== job 6553 ==
Design aib_rx_bert, start of the top module:
module aib_rx_bert #(
parameter [0:0] BERT_BUF_MODE_EN = 1   
)
(
input         clk,               
input         rstn,              
input [  3:0] rx_rst_pulse,      
input [  3:0] rx_start_pulse,    
input [  3:0] seed_in_en,        
input [  5:0] chk3_lane_sel_ff,  
input [  5:0] chk2_lane_sel_ff,  
input [  5:0] chk1_lane_sel_ff,  
input [  5:0] chk0_lane_sel_ff,  
input [  2:0] chk3_ptrn_sel_ff,  
input [  2:0] chk2_ptrn_sel_ff,  
input [  2:0] chk1_ptrn_sel_ff,  
input [  2:0] chk0_ptrn_sel_ff,  
input [319:0] rx_bert_data_i,    
input         sdr_mode,          
input   [1:0] r_fifo_mode,       
input         m_gen2_mode,       
output reg [ 48:0] rbert_bit_cnt_ff,  
output     [ 15:0] biterr_cnt_chk3,   
output     [ 15:0] biterr_cnt_chk2,   
output     [ 15:0] biterr_cnt_chk1,   
output     [ 15:0] biterr_cnt_chk0,   
output     [127:0] rx_bert3_data,     
output     [127:0] rx_bert2_data,     
output     [127:0] rx_bert1_data,     
output     [127:0] rx_bert0_data,     
output     [  3:0] rbert_running_ff   
);
Size: ~1200 flip-flops, about 1000 I/O pins, about 78000 µm² of cells after synthesis.
make LEC_CHECK=0 CAP_MARGIN=20 CELL_PAD_IN_SITES_DETAIL_PLACEMENT=0 CELL_PAD_IN_SITES_GLOBAL_PLACEMENT=0 CORE_MARGIN=8 CORE_UTILIZATION=70 CTS_CLUSTER_SIZE=15 GPL_ROUTABILITY_DRIVEN=1 HOLD_SLACK_MARGIN=-0.0 MAX_ROUTING_LAYER=met5 PLACE_DENSITY_LB_ADDON=0.22 SETUP_SLACK_MARGIN=1.41 SLEW_MARGIN=40 finish   # period 9.21 ns
run.sh (not shown) runs the stock make flow with config.mk's settings and CLKGATE_MAP_FILE=.
Changes in job 5867 relative to job 6553:
# job 6553
export LEC_CHECK = 0
export CAP_MARGIN = 20
export CELL_PAD_IN_SITES_DETAIL_PLACEMENT = 0
export CELL_PAD_IN_SITES_GLOBAL_PLACEMENT = 0
export CORE_MARGIN = 8
export CORE_UTILIZATION = 70
export CTS_CLUSTER_SIZE = 15
export GPL_ROUTABILITY_DRIVEN = 1
export HOLD_SLACK_MARGIN = -0.0
export MAX_ROUTING_LAYER = met5
export PLACE_DENSITY_LB_ADDON = 0.22
export SETUP_SLACK_MARGIN = 1.41
export SLEW_MARGIN = 40
create_clock -name core_clock -period 9.21 [get_ports {clk}]
# job 5867
export LEC_CHECK = 0
export CAP_MARGIN = 20
export CORE_MARGIN = 2
export CORE_UTILIZATION = 68
export CTS_CLUSTER_SIZE = 36
export SETUP_SLACK_MARGIN = 1.48
export SLEW_MARGIN = 20
create_clock -name core_clock -period 5.06 [get_ports {clk}]
Notes after the runs:
Compared with job 6553, core box area in job 5867 increased by a few percent. Compared to job 6553, job 5867 was floorplanned on a smaller die. Against job 6553, job 5867 reports a HPWL after detailed placement that is lower. Higher worst slack after detailed placement among job 6553 and job 5867: job 6553. Summary of job 5867 over job 6553: total clock buffers created by CTS shows an increase of 3; synthesized cell count essentially unchanged. The starting utilization of the core area number comes out higher for job 6553 vs job 5867. | number of distinct standard cells referenced by the synthesized netlist | job 6553 vs job 5867 | ≈ equal |. Job 5867 vs job 6553, number of resized instances in the post-cts repair step went up by 147. In the summary table, job 5867 is marked failed, with error ODB-0269 raised in 5_1_grt.
Setup changes, job 5867 to job 9773
# job 5867
export LEC_CHECK = 0
export CAP_MARGIN = 20
export CORE_MARGIN = 2
export CORE_UTILIZATION = 68
export CTS_CLUSTER_SIZE = 36
export SETUP_SLACK_MARGIN = 1.48
export SLEW_MARGIN = 20
create_clock -name core_clock -period 5.06 [get_ports {clk}]
# job 9773
export LEC_CHECK = 0
export CAP_MARGIN = 15
export CELL_PAD_IN_SITES_GLOBAL_PLACEMENT = 3
export CORE_MARGIN = 6
export CORE_UTILIZATION = 15
export CTS_CLUSTER_SIZE = 30
export PLACE_DENSITY_LB_ADDON = 0.22
export SETUP_SLACK_MARGIN = 0.67
export SLEW_MARGIN = 15
export TNS_END_PERCENT = 25
create_clock -name core_clock -period 10.1 [get_ports {clk}]
Notes after the runs:
- Job 9773: PASS, flow complete, no timing, DRC or antenna violations
- [compare] base=job 5867 new=job 9773: floorplan die width shows an increase of about 110%, placeable core region shows an increase of about 350%, number of buffers added by the clock tree synthesis step shows an increase of about 46%, initial standard-cell utilization of the core shows a reduction of 53 points, synthesized cell count shows no meaningful change.
- Post-placement setup slack: job 9773 > job 5867
- ~same synthesized area per cell in job 9773 and job 5867
Input-level comparison between job 7284 and job 9773:
# job 9773
export LEC_CHECK = 0
export CAP_MARGIN = 15
export CELL_PAD_IN_SITES_GLOBAL_PLACEMENT = 3
export CORE_MARGIN = 6
export CORE_UTILIZATION = 15
export CTS_CLUSTER_SIZE = 30
export PLACE_DENSITY_LB_ADDON = 0.22
export SETUP_SLACK_MARGIN = 0.67
export SLEW_MARGIN = 15
export TNS_END_PERCENT = 25
create_clock -name core_clock -period 10.1 [get_ports {clk}]
# job 7284
export LEC_CHECK = 0
export CAP_MARGIN = 20
export CORE_MARGIN = 2
export CORE_UTILIZATION = 72
export CTS_CLUSTER_SIZE = 96
export PLACE_DENSITY = 0.43
export SETUP_SLACK_MARGIN = -0.84
export SLEW_MARGIN = 20
create_clock -name core_clock -period 9.35 [get_ports {clk}]
For job 7284, the flow was terminated by a tool error in 5_1_grt and produced no final design. Die area came out lower on job 7284 than on job 9773. [job 7284 vs job 9773] die outline height: lower in job 7284. Delta (job 7284 minus job 9773): horizontal die dimension now smaller, number of synthesized register bits shows no meaningful change, post-DP HPWL went down 93000 µm.

========
aib_rx_bert again, from the RTL that the note above started with.
Settings: LEC_CHECK=0, CAP_MARGIN=0, CORE_MARGIN=2, CORE_UTILIZATION=72, CTS_CLUSTER_SIZE=96, PLACE_DENSITY=0.43, SLEW_MARGIN=20, TNS_END_PERCENT=5; clock period 8.54 ns.
The starting point aborted during global routing, error ODB-0269.
==> next run, changes <==
Settings changed: CAP_MARGIN 0 to 20, CORE_UTILIZATION 72 to 56, CTS_CLUSTER_SIZE 96 to 97, PLACE_DENSITY 0.43 to unset, TNS_END_PERCENT 5 to unset.
Clock period 8.54 ns to 4.79 ns, I/O delays scaled along.
After rerunning:
- The changed run completed and failed the layout checks on negative setup slack
- die area is higher by 28%
- synthesized cell count does not change
- synthesized area is unchanged
==> next run, changes <==
Settings changed: CAP_MARGIN 20 to 15, CORE_UTILIZATION 56 to 68, CTS_CLUSTER_SIZE 97 to 61, HOLD_SLACK_MARGIN set to -0.08, SETUP_SLACK_MARGIN set to -0.31.
Clock period 4.79 ns to 5.1 ns, I/O delays scaled along.
Effect: The changed run ran to the end with violations: negative setup slack; first-iteration DRC count grows by well over a third; clock skew grows by 21 ps; hold slack improves by 150 ps; critical path depth grows by 4; utilization grows by 14 points; non-clock buffer count shrinks by 89; total power shrinks by a few percent; global-route usage grows by 14 points; synthesized area stays the same; setup slack improves by 130 ps.
==> next run, changes <==
Settings changed: CELL_PAD_IN_SITES_DETAIL_PLACEMENT set to 0, CELL_PAD_IN_SITES_GLOBAL_PLACEMENT set to 0, CTS_CLUSTER_DIAMETER set to 29, CTS_CLUSTER_SIZE 61 to 50, GPL_ROUTABILITY_DRIVEN set to 1, HOLD_SLACK_MARGIN -0.08 to 0.3, MAX_ROUTING_LAYER set to met4, SETUP_SLACK_MARGIN -0.31 to 1.15, SLEW_MARGIN 20 to 40.
Clock period 5.1 ns to 5.92 ns, I/O delays scaled along.
Outcome: The changed run stopped in global routing on ODB-0269. Synthesized cell count is unchanged. Die area is unchanged. Synthesized area does not change.
==> next run, changes <==
Settings changed: CAP_MARGIN 15 to 20, CELL_PAD_IN_SITES_DETAIL_PLACEMENT 0 to unset, CELL_PAD_IN_SITES_GLOBAL_PLACEMENT 0 to unset, CORE_UTILIZATION 68 to 63, CTS_CLUSTER_DIAMETER 29 to unset, CTS_CLUSTER_SIZE 50 to unset, GPL_ROUTABILITY_DRIVEN 1 to unset, HOLD_SLACK_MARGIN 0.3 to unset, MAX_ROUTING_LAYER met4 to unset, SETUP_SLACK_MARGIN 1.15 to unset, SLEW_MARGIN 40 to 20.
Clock period 5.92 ns to 7.03 ns, I/O delays scaled along.
The new run finished with timing, DRC and antenna clean.
Die area climbs by 7.8%.
Synthesized area is unchanged.
Synthesized cell count stays the same.
==> next run, changes <==
Settings changed: CORE_UTILIZATION 63 to 40.
Clock period 7.03 ns to 7.43 ns, I/O delays scaled along.
Effect: Die area came out higher by well over a third; area after synthesis stays the same; sequential share of layout area came out lower by 0.56 points.

========
Setup of job 101:
aib_rx_bert again, from the RTL that the note above started with.
clock: 11.0 ns
lec_check: 0
abc_area: 1
cap_margin: 25
cell_pad_in_sites_detail_placement: 2
cell_pad_in_sites_global_placement: 0
core_margin: 4
core_utilization: 38
cts_cluster_size: 50
gpl_routability_driven: 0
max_routing_layer: met5
place_density_lb_addon: 0.22
setup_slack_margin: 1.41
slew_margin: 40
tns_end_percent: 55
Nothing crashed in job 101 and all stages finished; the problem is that the final layout failed, the offending checks being capacitance limit, slew limit.
> inputs changed (job 101 -> job 102)
- SLEW_MARGIN now 20, was 40
- MAX_ROUTING_LAYER no longer set, was met5
- CTS_CLUSTER_DIAMETER now 276, previously not set
- PLACE_DENSITY_LB_ADDON no longer set, was 0.22
- CELL_PAD_IN_SITES_GLOBAL_PLACEMENT no longer set, was 0
- CORE_UTILIZATION now 65, was 38
- CAP_MARGIN now 20, was 25
- TNS_END_PERCENT no longer set, was 55
- ABC_AREA no longer set, was 1
- GPL_ROUTABILITY_DRIVEN no longer set, was 0
- CELL_PAD_IN_SITES_DETAIL_PLACEMENT no longer set, was 2
- CTS_CLUSTER_SIZE no longer set, was 50
- SETUP_SLACK_MARGIN now 1.11, was 1.41
- CORE_MARGIN now 2, was 4
- the clock period (ns, I/O delays scaled along) now 6.07, was 11.0
Notes after the runs:
- Across both runs, register-to-register slack was lower for job 102 than for job 101.
- Summary of job 102 over job 101: sequential fraction of the synthesis area went up by 0.43 points; fraction of power consumed by combinational cells +1.1 points; total detailed-routing wirelength decreased by about 50% relative to the old numbers.
- Of the two values seen for worst setup path startpoint, r_fifo_mode[1] was produced by job 102 and r_fifo_mode[0] by job 101.
- Job 102 has total number of cells along the worst setup path below what job 101 had.
- Note that the inverter count of the layout excluding clock inverters recorded for job 102 amounts to 0.14 times the value seen in job 101.
- Job 102 completed; timing, DRC and antenna clean
- Diff job 101 -> job 102 | number of standard cells in the final layout excluding fillers | decrease of 32%
- On post-layout total power, job 101 beats job 102.
- Re number of fill cells: job 101 was higher than job 102.
- Setup slack: job 102 vs job 101 down 890 ps
Changes in job 103 relative to job 102:
- an added CTS_CLUSTER_SIZE of 96
- an added PLACE_DENSITY of 0.43
- a deleted SETUP_SLACK_MARGIN that had been 1.11
- a change of CORE_UTILIZATION from 65 to 72
- a deleted CTS_CLUSTER_DIAMETER that had been 276
- a change of the clock period (ns, I/O delays scaled along) from 6.07 to 10.7
[summary]
- As the logs show, job 103 stopped at global routing (5_1_grt) after a tool error, so it never reached the end of the flow.
- Looking at total cell area at the placement stage, job 103 sits below job 102.
- In job 103 relative to job 102, total CTS buffers had gone down by a little under 10%.
- In the tables for job 103 and job 102, die area reads lower with job 103.
- Number of H-tree levels in job 103 vs job 102: down 1
Relative to job 103, the following input files were edited for job 104:
- PLACE_DENSITY: 0.43 -> unset
- CTS_CLUSTER_DIAMETER: unset -> 357
- SETUP_SLACK_MARGIN: unset -> 0.95
- CTS_CLUSTER_SIZE: 96 -> 56
- ABC_AREA: unset -> 0
- CORE_UTILIZATION: 72 -> 70
- the clock period (ns, I/O delays scaled along): 10.7 -> 3.59
Results
FAIL job 104 @ global routing (5_1_grt): tool exited with error
Against job 103, die area in job 104 came out worse.
On job 104: cell row count is 2 higher than what job 103 gave.
Final weighted congestion in routability-driven placement went up by a few percent going from job 103 to job 104.

========
Starting RTL as in the previous note.
clock: 10.8 ns
lec_check: 0
abc_area: 0
cap_margin: 25
cell_pad_in_sites_detail_placement: 0
cell_pad_in_sites_global_placement: 1
core_margin: 4
core_utilization: 38
cts_cluster_size: 50
gpl_routability_driven: 1
gpl_timing_driven: 1
hold_slack_margin: 0.28
max_routing_layer: met5
min_routing_layer: met1
place_density_lb_addon: 0.22
setup_slack_margin: 0.05
slew_margin: 40
tns_end_percent: 55
The baseline ran to the end with no violations.
Change:
Settings changed: ABC_AREA 0 to 1, CELL_PAD_IN_SITES_GLOBAL_PLACEMENT 1 to 0, GPL_ROUTABILITY_DRIVEN 1 to 0, GPL_TIMING_DRIVEN 1 to 0, MAX_ROUTING_LAYER met5 to met4, MIN_ROUTING_LAYER met1 to met2, SETUP_SLACK_MARGIN 0.05 to 1.41.
After rerunning:
- The new run did not get past 5_1_grt with GRT-0116
- synthesized area rose by 1.1%
- synthesized cell count rose by 49%
- die area rose by 1.1%
Change:
Settings changed: ABC_AREA 1 to 0, CELL_PAD_IN_SITES_GLOBAL_PLACEMENT 0 to 3, GPL_TIMING_DRIVEN 0 to 1, MIN_ROUTING_LAYER met2 to met1, SETUP_SLACK_MARGIN 1.41 to 0.05.
Outcome: The new run produced a clean layout; die size drops slightly; area after synthesis drops slightly; synthesized cell count drops by a quarter to a third.
Change:
Settings changed: ABC_AREA 0 to unset, CAP_MARGIN 25 to 20, CELL_PAD_IN_SITES_DETAIL_PLACEMENT 0 to unset, CELL_PAD_IN_SITES_GLOBAL_PLACEMENT 3 to unset, CORE_MARGIN 4 to 2, CORE_UTILIZATION 38 to 40, CTS_CLUSTER_SIZE 50 to unset, GPL_ROUTABILITY_DRIVEN 0 to unset, GPL_TIMING_DRIVEN 1 to unset, HOLD_SLACK_MARGIN 0.28 to unset, MAX_ROUTING_LAYER met4 to unset, MIN_ROUTING_LAYER met1 to unset, PLACE_DENSITY_LB_ADDON 0.22 to unset, SETUP_SLACK_MARGIN 0.05 to unset, SLEW_MARGIN 40 to 20, TNS_END_PERCENT 55 to unset.
Clock period 10.8 ns to 7.03 ns, I/O delays scaled along.
The new run finished with timing, DRC and antenna clean.
Hold slack hardly moves.
Setup slack loses 1.9 ns.
Power rose by well over a third.
Final cell count decreases slightly.
Die size decreases by a few percent.
Non-clock buffer count goes up by 81.
Count of clock-buffer cells in the layout fell by 11.
Change:
Settings changed: ABC_AREA set to 1, CORE_UTILIZATION 40 to 72, CTS_CLUSTER_DIAMETER set to 113, CTS_CLUSTER_SIZE set to 10, SETUP_SLACK_MARGIN set to 0.64, TNS_END_PERCENT set to 20.
Clock period 7.03 ns to 4.07 ns, I/O delays scaled along.
=>
- The new run did not get past 5_1_grt
- synthesized area increases by about 1.1%
- die area shrinks by about 43%
- synthesized cell count climbs by 49%
Change:
Settings changed: ABC_AREA 1 to 0, CELL_PAD_IN_SITES_DETAIL_PLACEMENT set to 1, CELL_PAD_IN_SITES_GLOBAL_PLACEMENT set to 1, CORE_MARGIN 2 to 5, CORE_UTILIZATION 72 to 40, CTS_CLUSTER_DIAMETER 113 to 146, CTS_CLUSTER_SIZE 10 to unset, GPL_TIMING_DRIVEN set to 1, MIN_ROUTING_LAYER set to met1, SETUP_SLACK_MARGIN 0.64 to -0.37, SLEW_MARGIN 20 to 40, TNS_END_PERCENT 20 to 45.
Clock period 4.07 ns to 9.27 ns, I/O delays scaled along.
- The new run completed without violations
- die size went up by 82%
- area after synthesis went down by 1.1%
- synthesized cell count went down by 33%
Power and IR drop assume default switching activity.
